Setup of alpha:
==> flow/design.v (excerpt) <==
module bf16_unit
# (parameter G = 6) (
    input  clk,
    input  reset,
    input  [15:0] in1,
    input  [15:0] in2,
    input  [15:0] in3,
    input  [15:0] in4,
    input  [15:0] in5,
    input  [15:0] in6,
    input  [15:0] in7,
    input  [15:0] in8,
    input  [15:0] in9,
    input  [15:0] in10,
    input  [15:0] in11,
    input  [15:0] in12,
    input  [15:0] in13,
    input  [15:0] in14,
    input  [15:0] in15,
    input  [15:0] in16,
    input  [15:0] in17,
    input  [15:0] in18,
    input  [4:0] funct5,
    output wire [15:0] result
);
==> flow/config.mk <==
export PLATFORM = sky130hd
export DESIGN_NAME = bf16_unit
export DESIGN_NICKNAME = bf16_unit
export VERILOG_FILES = /design/flow/design.v
export SDC_FILE = /design/flow/constraint.sdc
export NUM_CORES = 4
export LEC_CHECK = 0
export ABC_AREA = 0
export CAP_MARGIN = 15
export CORE_ASPECT_RATIO = 0.52
export CORE_MARGIN = 2
export CORE_UTILIZATION = 68
export CTS_CLUSTER_DIAMETER = 80
export CTS_CLUSTER_SIZE = 26
export GPL_ROUTABILITY_DRIVEN = 1
export HOLD_SLACK_MARGIN = 0.18
export SLEW_MARGIN = 20
==> flow/constraint.sdc <==
create_clock -name core_clock -period 9.31 [get_ports {clk}]
set_input_delay 1.8620 -clock core_clock [delete_from_list [all_inputs] [get_ports {clk}]]
set_output_delay 1.8620 -clock core_clock [all_outputs]
set_load 0.01 [all_outputs]
run.sh (not shown) runs the stock make flow with config.mk's settings and CLKGATE_MAP_FILE=.
Edits applied to the flow inputs when going from alpha to beta:
Settings: HOLD_SLACK_MARGIN removed (was 0.18); CTS_CLUSTER_SIZE removed (was 26); PLACE_DENSITY newly set to 0.6; GPL_ROUTABILITY_DRIVEN removed (was 1); CTS_CLUSTER_DIAMETER removed (was 80); CORE_UTILIZATION changed from 68 to 72; ABC_AREA removed (was 0); CORE_ASPECT_RATIO removed (was 0.52); the clock period (ns, I/O delays scaled along) changed from 9.31 to 5.24.
Notes after the runs:
- The layout from beta, despite a flow that completed every stage, fails the layout checks, with the failing checks listed as setup timing.
- For beta, the global routing's busiest layer was met2, unlike alpha, where it was met1.
- For alpha, the worst setup path endpoint was result[1], unlike beta, where it was result[11].
- The final reports for beta and alpha show cell area higher in the former.
- Taking alpha as the reference, in beta floorplan die area shows a reduction of 5.6%, hold buffer count at cts shows no meaningful change, count of clock-buffer cells in the layout shows an increase of about 170%, number of filler instances in the final layout shows a reduction of about 18%, core utilization shows an increase of 7.2 points.
- Compared with alpha, in beta met2 demand-to-capacity share in global routing saw an increase; final worst setup slack decreased by 1.85 ns relative to the old numbers.
diff inputs: beta => gamma
Settings: swapping 72 for 70 in CORE_UTILIZATION; swapping 15 for 20 in CAP_MARGIN; swapping 5.24 for 6.24 in the clock period (ns, I/O delays scaled along).
gamma finished end to end and its layout was clean on timing, DRC and antenna.
Going from beta to gamma, die outline area now larger; routed wire length went down; global-route wire length before repair down 1.4%; area overhead of the layout relative to synthesis roughly the same.


== v5 ==
bf16_unit again, from the RTL that the note above started with.
make LEC_CHECK=0 CAP_MARGIN=20 CORE_MARGIN=2 CORE_UTILIZATION=72 CTS_CLUSTER_DIAMETER=67 CTS_CLUSTER_SIZE=14 PLACE_DENSITY=0.4 SLEW_MARGIN=20 finish   # period 4.82 ns
To summarise v5: no stage aborted, but the layout did not pass its checks, failing on negative setup slack.
For v35, these inputs were changed with respect to v5:
--- a/flow/config.mk
+++ b/flow/config.mk
@@ -9,6 +9,4 @@
 export CORE_MARGIN = 2
-export CORE_UTILIZATION = 72
-export CTS_CLUSTER_DIAMETER = 67
-export CTS_CLUSTER_SIZE = 14
-export PLACE_DENSITY = 0.4
+export CORE_UTILIZATION = 9
+export PLACE_DENSITY = 0.6
 export SLEW_MARGIN = 20
==> flow/constraint.sdc <==
create_clock -name core_clock -period 11.4 [get_ports {clk}]
set_input_delay 2.2800 -clock core_clock [delete_from_list [all_inputs] [get_ports {clk}]]
set_output_delay 2.2800 -clock core_clock [all_outputs]
set_load 0.01 [all_outputs]
### Flow results
Of the two candidates, v5 has the worse via count and v35 the better one. v35 reports its group drawing the most power as the clock network while v5 reports sequential cells. The run showing the smaller met2 wirelength from detailed routing is v5. Net switching power, v35 and v5, higher one = v5. Sort v35 and v5 by number of cell instances on the worst register-to-register path desc -> top: v5. The worst hold-check slack of v35 is lower than that of v5. Between v35 and v5, first-iteration DRC count is higher for v5, v35 comes in under that. v35 went all the way through synthesis, placement and routing and the layout is clean on timing, DRC and antenna. v35 vs. v5: slack of the critical path shows an increase of 3370 ps; delay of the slowest critical-path stage picked up an extra 170 ps; power fell 52%.
What v34 does differently from v35 at the input level:
--- a/flow/config.mk
+++ b/flow/config.mk
@@ -9,3 +9,4 @@
 export CORE_MARGIN = 2
-export CORE_UTILIZATION = 9
+export CORE_UTILIZATION = 72
+export CTS_CLUSTER_DIAMETER = 260
 export PLACE_DENSITY = 0.6
==> flow/constraint.sdc <==
create_clock -name core_clock -period 6.18 [get_ports {clk}]
set_input_delay 1.2360 -clock core_clock [delete_from_list [all_inputs] [get_ports {clk}]]
set_output_delay 1.2360 -clock core_clock [all_outputs]
set_load 0.01 [all_outputs]
Results
v34 vs v35, worst-case setup slack after placement went down by 3250 ps. Summary of the comparison: final routed wirelength across all metal layers is lower in v34, relative to v35. v34 vs v35: die outline width down in v34. The higher total global-route track usage came out of v34. Yosys chip area: v34 vs v35 identical. Clock insertion delay at the later pin of the skew report (v34 over v35): decrease, 110 ps. v35 reports its group drawing the most power as the clock network while v34 reports sequential cells. v34: fraction of area in non-clock buffers is 0.43 points higher than what v35 reported. v34 has logic depth of the worst path, buffers included above what v35 had. The run showing the smaller proportion of power drawn by the clock network is v34. Between v34 and v35, the difference in leakage power total is negligible.
Relative to v34, the following input files were edited for v10:
--- a/flow/config.mk
+++ b/flow/config.mk
@@ -7,2 +7,3 @@
 export LEC_CHECK = 0
+export ABC_AREA = 1
 export CAP_MARGIN = 20
@@ -10,3 +11,4 @@
 export CORE_UTILIZATION = 72
-export CTS_CLUSTER_DIAMETER = 260
+export CTS_CLUSTER_DIAMETER = 372
+export CTS_CLUSTER_SIZE = 14
 export PLACE_DENSITY = 0.6
==> flow/constraint.sdc <==
create_clock -name core_clock -period 4.45 [get_ports {clk}]
set_input_delay 0.8900 -clock core_clock [delete_from_list [all_inputs] [get_ports {clk}]]
set_output_delay 0.8900 -clock core_clock [all_outputs]
set_load 0.01 [all_outputs]
Findings:
Ran to the end and failed final checks on negative setup slack: v10.
v34 did not stop at any stage, and its layout met the timing, design-rule and antenna checks.
Vertical die dimension was higher in v10 than in v34.
Side by side, proportion of total power due to net switching turned out higher in v10 than in v34.
Routing usage on met1: v10 vs v34 up 6.0 points
The area added between synthesis and finish in v10 sits 1.3 points below the value recorded for v34.
v10 ended with more yosys synthesis chip area than v34.
Core util | v10 vs v34 | v10 lower
| ratio of final minimum period to clock period | higher: v10 |
Global-route usage ended up 3.4 points higher on v10 than on v34.
Area of the placeable core of v10 exceeds that of v34 by a few percent.
Changes in v22 relative to v10:
--- a/flow/config.mk
+++ b/flow/config.mk
@@ -7,8 +7,5 @@
 export LEC_CHECK = 0
-export ABC_AREA = 1
 export CAP_MARGIN = 20
 export CORE_MARGIN = 2
-export CORE_UTILIZATION = 72
-export CTS_CLUSTER_DIAMETER = 372
-export CTS_CLUSTER_SIZE = 14
+export CORE_UTILIZATION = 40
 export PLACE_DENSITY = 0.6
==> flow/constraint.sdc <==
create_clock -name core_clock -period 7.67 [get_ports {clk}]
set_input_delay 1.5340 -clock core_clock [delete_from_list [all_inputs] [get_ports {clk}]]
set_output_delay 1.5340 -clock core_clock [all_outputs]
set_load 0.01 [all_outputs]
Findings:
Note that the non-clock buffer total of the final layout recorded for v10 amounts to 1.7 times the value seen in v22.
v22 did not stop at any stage, and its layout met the timing, design-rule and antenna checks.
v22: core utilization is 33 points lower than what v10 reported.
Going from v10 to v22, violation count after the first detailed-routing iteration lower, power after layout lower, number of placement rows higher.
Summary of v22 over v10: weighted congestion at the end of routability-driven global placement lost about 11%; detailed-route via count lost 24%.
The routed wire length in v22 sits about 16% below the value recorded for v10.
Compared with v10, in v22 sequential share of layout area now sits higher; number of iterations in the first detailed-routing pass now sits lower.
Sort v10 and v22 by transition time at the pin with the least slew margin, descending, and v22 comes first.


Setup of job 101:
Starting RTL as in the previous note.
Design bf16_unit, start of the top module:
module bf16_unit
# (parameter G = 6) (
    input  clk,
    input  reset,
    input  [15:0] in1,
    input  [15:0] in2,
    input  [15:0] in3,
    input  [15:0] in4,
    input  [15:0] in5,
    input  [15:0] in6,
    input  [15:0] in7,
    input  [15:0] in8,
    input  [15:0] in9,
    input  [15:0] in10,
    input  [15:0] in11,
    input  [15:0] in12,
    input  [15:0] in13,
    input  [15:0] in14,
    input  [15:0] in15,
    input  [15:0] in16,
    input  [15:0] in17,
    input  [15:0] in18,
    input  [4:0] funct5,
    output wire [15:0] result
);
    reg [4:0] p1_funct5;
    reg [4:0] p2_funct5;
    reg [4:0] p3_funct5;
    reg [4:0] p4_funct5;
    reg [4:0] p5_funct5;
    reg [4:0] p6_funct5;
    reg [4:0] p7_funct5;
    reg [4:0] p8_funct5;
    reg [4:0] p9_funct5;
    reg [4:0] p10_funct5;
    reg [4:0] p11_funct5;
    reg [4:0] p12_funct5;
    reg [4:0] p13_funct5;
    reg [4:0] p14_funct5;
    reg [4:0] p15_funct5;
    reg [15:0] p1_in1;
    reg [15:0] p1_in2;
    reg [15:0] p1_in3;
    reg [15:0] p2_in1;
    reg [15:0] p2_in2;
    reg [15:0] p2_in3;
    reg [15:0] p3_in1;
    reg [15:0] p3_in2;
    reg [15:0] p3_in3;
    reg [15:0] p4_in1;
    reg [15:0] p4_in2;
    reg [15:0] p4_in3;
    reg [15:0] p5_in1;
    reg [15:0] p5_in2;
    reg [15:0] p5_in3;
    reg [15:0] p6_in1;
    reg [15:0] p6_in2;
    reg [15:0] p6_in3;
    reg [15:0] p7_in1;
    reg [15:0] p7_in2;
    reg [15:0] p7_in3; 
    reg [15:0] p8_in1;
    reg [15:0] p8_in2;
    reg [15:0] p8_in3; 
    reg [15:0] p9_in1;
    reg [15:0] p9_in2;
  ...
==> flow/config.mk <==
export PLATFORM = sky130hd
export DESIGN_NAME = bf16_unit
export DESIGN_NICKNAME = bf16_unit
export VERILOG_FILES = /design/flow/design.v
export SDC_FILE = /design/flow/constraint.sdc
export NUM_CORES = 4
export LEC_CHECK = 0
export CAP_MARGIN = 20
export CORE_MARGIN = 2
export CORE_UTILIZATION = 72
export CTS_CLUSTER_DIAMETER = 67
export CTS_CLUSTER_SIZE = 14
export PLACE_DENSITY = 0.4
export SETUP_SLACK_MARGIN = 1.37
export SLEW_MARGIN = 20
==> flow/constraint.sdc <==
create_clock -name core_clock -period 4.82 [get_ports {clk}]
set_input_delay 0.9640 -clock core_clock [delete_from_list [all_inputs] [get_ports {clk}]]
set_output_delay 0.9640 -clock core_clock [all_outputs]
set_load 0.01 [all_outputs]
Job 101 finished every stage; the final checks, however, were not passed, the failures being antenna violations, negative setup slack.
What job 102 does differently from job 101 at the input level:
-- flow/config.mk --
<<< job 101, line 10
export CORE_UTILIZATION = 72
export CTS_CLUSTER_DIAMETER = 67
export CTS_CLUSTER_SIZE = 14
export PLACE_DENSITY = 0.4
export SETUP_SLACK_MARGIN = 1.37
export SLEW_MARGIN = 20
>>> job 102, line 10
export CORE_UTILIZATION = 72
export PLACE_DENSITY = 0.42
export SLEW_MARGIN = 20
==> flow/constraint.sdc <==
create_clock -name core_clock -period 7.25 [get_ports {clk}]
set_input_delay 1.4500 -clock core_clock [delete_from_list [all_inputs] [get_ports {clk}]]
set_output_delay 1.4500 -clock core_clock [all_outputs]
set_load 0.01 [all_outputs]
Findings:
Looking at the reports, job 102 completed the entire flow and the layout it produced met the timing, design-rule and antenna checks.
From the logs: job 101 reached the end of the flow and failed the layout checks with antenna violations, negative setup slack.
Job 102 ended up with a lower cell area power density than job 101 did.
Comparing job 101 and job 102, the higher power consumed by the clock network is on job 101.
Tally of clock buffers in the finished layout delta for job 102 relative to job 101: 43% higher
Lower non-filler instance count after layout among job 101 and job 102: job 102
Diff job 101 -> job 102 | count of cell instances traversed by the critical path | decrease of 3
In job 102, the worst path arrival time came out 990 ps above the value in job 101.
Re required time of the critical path: job 102 is 1940 ps up on job 101.
Relative to job 101, the total global routing track utilization of job 102 is lower by 1.2 points.
### job 102 -> job 103
-- flow/config.mk --
<<< job 102, line 9
export CORE_MARGIN = 2
export CORE_UTILIZATION = 72
export PLACE_DENSITY = 0.42
export SLEW_MARGIN = 20
>>> job 103, line 9
export CORE_MARGIN = 2
export CORE_UTILIZATION = 70
export PLACE_DENSITY = 0.6
export SLEW_MARGIN = 20
==> flow/constraint.sdc <==
create_clock -name core_clock -period 6.22 [get_ports {clk}]
set_input_delay 1.2440 -clock core_clock [delete_from_list [all_inputs] [get_ports {clk}]]
set_output_delay 1.2440 -clock core_clock [all_outputs]
set_load 0.01 [all_outputs]
### Flow results
Job 103 finished end to end and its layout was clean on timing, DRC and antenna.
Job 102 reports its endpoint of the most critical setup path as result[5] while job 103 reports result[11].
Compared with job 102, in job 103 via count now sits lower, worst stage delay on the critical path now smaller, global-route track usage on met3 shrank by 0.42 points.
Going from job 102 to job 103, reg-to-reg setup timing slack shrinks by 1030 ps.
Looking at placed cell count, job 103 sits above job 102.
--- input diff job 103..job 104 ---
-- flow/config.mk --
<<< job 103, line 9
export CORE_MARGIN = 2
export CORE_UTILIZATION = 70
export PLACE_DENSITY = 0.6
>>> job 104, line 9
export CORE_MARGIN = 2
export CORE_UTILIZATION = 55
export PLACE_DENSITY = 0.6
==> flow/constraint.sdc <==
create_clock -name core_clock -period 6.68 [get_ports {clk}]
set_input_delay 1.3360 -clock core_clock [delete_from_list [all_inputs] [get_ports {clk}]]
set_output_delay 1.3360 -clock core_clock [all_outputs]
set_load 0.01 [all_outputs]
Findings:
In job 104, post-route fraction of the period consumed by the critical path is lower than in job 103.
Worst setup slack: job 104 vs job 103 up 100 ps
For job 103, the termination of the worst setup path was result[11], unlike job 104, where it was result[1].
Measured against each other, job 104 and job 103 differ in clock latency of the later-clocked register in the worst-skew pair, the lower figure coming from job 104.
Between job 104 and job 103, clock power is higher for job 103, job 104 comes in under that.
[compare] base=job 103 new=job 104: global-route track usage on met2 down 12 points, growth of design area from synthesis to finish went up, final area climbed 0.82%.
Summary of job 104 over job 103: portion of total power attributed to the clock network rose by 0.9 points; critical path depth rose by 1.
Relative to job 104, the following input files were edited for job 105:
-- flow/config.mk --
<<< job 104, line 9
export CORE_MARGIN = 2
export CORE_UTILIZATION = 55
export PLACE_DENSITY = 0.6
>>> job 105, line 9
export CORE_MARGIN = 2
export CORE_UTILIZATION = 45
export PLACE_DENSITY = 0.6
==> flow/constraint.sdc <==
create_clock -name core_clock -period 7.67 [get_ports {clk}]
set_input_delay 1.5340 -clock core_clock [delete_from_list [all_inputs] [get_ports {clk}]]
set_output_delay 1.5340 -clock core_clock [all_outputs]
set_load 0.01 [all_outputs]
Notes after the runs:
- Job 105 vs job 104: post-route clock period utilization down
- Slack of the critical path was higher in the run labelled job 105.
- Between job 105 and job 104, global-route total usage across every layer is higher for job 104, job 105 comes in under that.
Power figures rest on the tool's default switching activity, not on a simulated workload.
